== red ==
## master_ahb
module master_ahb(
  input  logic        clk_master,
  input  logic        rst_master,
  input  logic        HREADY,          
  input  logic [31:0] HRDATA,          
  input  logic [31:0] data_top,
  input  logic        write_top,       
  input  logic [3:0]  beat_length,     
  input  logic        enb,             
  input  logic [31:0] addr_top,
  input  logic        wrap_enb,        
  output logic [31:0] HADDR,
  output logic        HWRITE,
  output logic [2:0]  HSIZE,
  output logic [31:0] HWDATA,
  output logic [2:0]  HBURST,
  output logic [1:0]  HTRANS,
  output logic fifo_empty,
  output logic fifo_full
);
  typedef enum logic [2:0] {
    S_IDLE                = 3'b000,
    S_WRITE_ADDR          = 3'b001,
    S_WRITE_DATA          = 3'b010
  } state_t;
  state_t present_state, next_state;
  logic [31:0] addr_internal;
  logic [3:0]  count;         
  logic [3:0]  wr_ptr;
  logic [3:0]  rd_ptr;
  localparam int MEM_DEPTH = 16;
  logic [31:0] mem [0:MEM_DEPTH-1];
  logic next_HWRITE;
  logic [2:0] next_HSIZE;                
  logic [31:0] next_HWDATA;
  logic [2:0] next_HBURST;
  logic [1:0] next_HTRANS;
  logic [4:0] fifo_count;  
  logic push, pop;
  ...
Size in the first run: roughly 2200 cells after synthesis, ~600 flip-flops, roughly 0.027 mm² of cells after synthesis.
==> flow/config.mk <==
export PLATFORM = sky130hd
export DESIGN_NAME = master_ahb
export DESIGN_NICKNAME = master_ahb
export VERILOG_FILES = /design/flow/design.v
export SDC_FILE = /design/flow/constraint.sdc
export NUM_CORES = 4
export LEC_CHECK = 0
export CAP_MARGIN = 20
export CELL_PAD_IN_SITES_DETAIL_PLACEMENT = 0
export CORE_ASPECT_RATIO = 0.88
export CORE_MARGIN = 2
export CORE_UTILIZATION = 72
export CTS_CLUSTER_SIZE = 36
export MAX_ROUTING_LAYER = met5
export PLACE_DENSITY_LB_ADDON = 0.0
export SLEW_MARGIN = 30
export TNS_END_PERCENT = 5
==> flow/constraint.sdc <==
create_clock -name core_clock -period 4.3 [get_ports {clk_master}]
set_input_delay 0.8600 -clock core_clock [delete_from_list [all_inputs] [get_ports {clk_master}]]
set_output_delay 0.8600 -clock core_clock [all_outputs]
set_load 0.01 [all_outputs]
run.sh (not shown) runs the stock make flow with config.mk's settings and CLKGATE_MAP_FILE=.
What blue does differently from red at the input level:
==> flow/config.mk <==
export PLATFORM = sky130hd
export DESIGN_NAME = master_ahb
export DESIGN_NICKNAME = master_ahb
export VERILOG_FILES = /design/flow/design.v
export SDC_FILE = /design/flow/constraint.sdc
export NUM_CORES = 4
export LEC_CHECK = 0
export CAP_MARGIN = 20
export CORE_MARGIN = 2
export CORE_UTILIZATION = 70
export CTS_CLUSTER_SIZE = 48
export PLACE_DENSITY = 0.6
export SETUP_SLACK_MARGIN = -0.11
export SLEW_MARGIN = 20
==> flow/constraint.sdc <==
create_clock -name core_clock -period 2.5 [get_ports {clk_master}]
set_input_delay 0.5000 -clock core_clock [delete_from_list [all_inputs] [get_ports {clk_master}]]
set_output_delay 0.5000 -clock core_clock [all_outputs]
set_load 0.01 [all_outputs]
### Flow results
- Relative to red, clock group power has gone up in blue.
- A class of the most critical setup path of reg2reg is what blue shows, while reg2out belongs to red.
- red and blue: one clean run, red; the rest did not finish clean.
- Every stage of blue finished as expected; the final checks, on the other hand, flagged negative setup slack, which means the layout fails.
- There was hardly any difference in global-route track usage on met3 between red and blue.
- When blue is set beside red, its number of buffers inserted by post-CTS setup repair turns out to be 5 larger.
- Net count of the finished layout is lower on red
- Run comparison: red highest signal layer in the routed design met4; blue highest signal layer in the routed design met5
- Going from red to blue, via total after detailed routing grows by 3.5%.
- Taking red as the reference, in blue post-cts gate resize count has increased; overall track demand over capacity in global routing has increased; leakage power total has increased.
> inputs changed (blue -> green)
-- flow/config.mk --
<<< blue, line 9
>>> green, line 9
export CELL_PAD_IN_SITES_DETAIL_PLACEMENT = 0
<<< blue, line 10
export CORE_UTILIZATION = 70
export CTS_CLUSTER_SIZE = 48
export PLACE_DENSITY = 0.6
export SETUP_SLACK_MARGIN = -0.11
export SLEW_MARGIN = 20
>>> green, line 11
export CORE_UTILIZATION = 71
export CTS_CLUSTER_SIZE = 36
export MAX_ROUTING_LAYER = met5
export PLACE_DENSITY_LB_ADDON = 0.17
export SLEW_MARGIN = 30
export TNS_END_PERCENT = 100
==> flow/constraint.sdc <==
create_clock -name core_clock -period 4.45 [get_ports {clk_master}]
set_input_delay 0.8900 -clock core_clock [delete_from_list [all_inputs] [get_ports {clk_master}]]
set_output_delay 0.8900 -clock core_clock [all_outputs]
set_load 0.01 [all_outputs]
==> comparison <==
- Summary of green and blue: one run falls short of a clean finish, namely blue.
- Completing all stages was not enough for blue: its layout failed the final checks because of negative setup slack.
- In the tables for green and blue, final setup TNS reads higher with green.
- In terms of final max-slew violation count, blue and green differ only marginally.
- Taking blue as the reference, in green total wire length saw a decrease; worst setup slack picked up an extra 0.95 ns; layout filler cell count picked up an extra 8; worst-path maximum fanout climbed 20.
The following lists how orange was set up differently from green:
==> flow/config.mk <==
export PLATFORM = sky130hd
export DESIGN_NAME = master_ahb
export DESIGN_NICKNAME = master_ahb
export VERILOG_FILES = /design/flow/design.v
export SDC_FILE = /design/flow/constraint.sdc
export NUM_CORES = 4
export LEC_CHECK = 0
export CAP_MARGIN = 20
export CORE_MARGIN = 2
export CORE_UTILIZATION = 66
export CTS_CLUSTER_SIZE = 46
export SETUP_SLACK_MARGIN = 0.68
export SLEW_MARGIN = 20
==> flow/constraint.sdc <==
create_clock -name core_clock -period 2.59 [get_ports {clk_master}]
set_input_delay 0.5180 -clock core_clock [delete_from_list [all_inputs] [get_ports {clk_master}]]
set_output_delay 0.5180 -clock core_clock [all_outputs]
set_load 0.01 [all_outputs]
## What came out
orange finished every stage; the final checks, however, were not passed, the failures being negative setup slack. When orange is set beside green, its share of the clock period used by the worst path after layout turns out to be 22 points larger. Diff green -> orange: total buffers and inverters traversed by the critical path was more or less identical, reported leakage power went up by about 15%. orange vs green: initial core utilization down. Diff green -> orange: worst-case setup margin in the final layout dropped 0.88 ns; final area rose about 12%. Type of the worst min-delay path: reg2reg -> green, in2async -> orange.
Power and IR drop assume default switching activity.
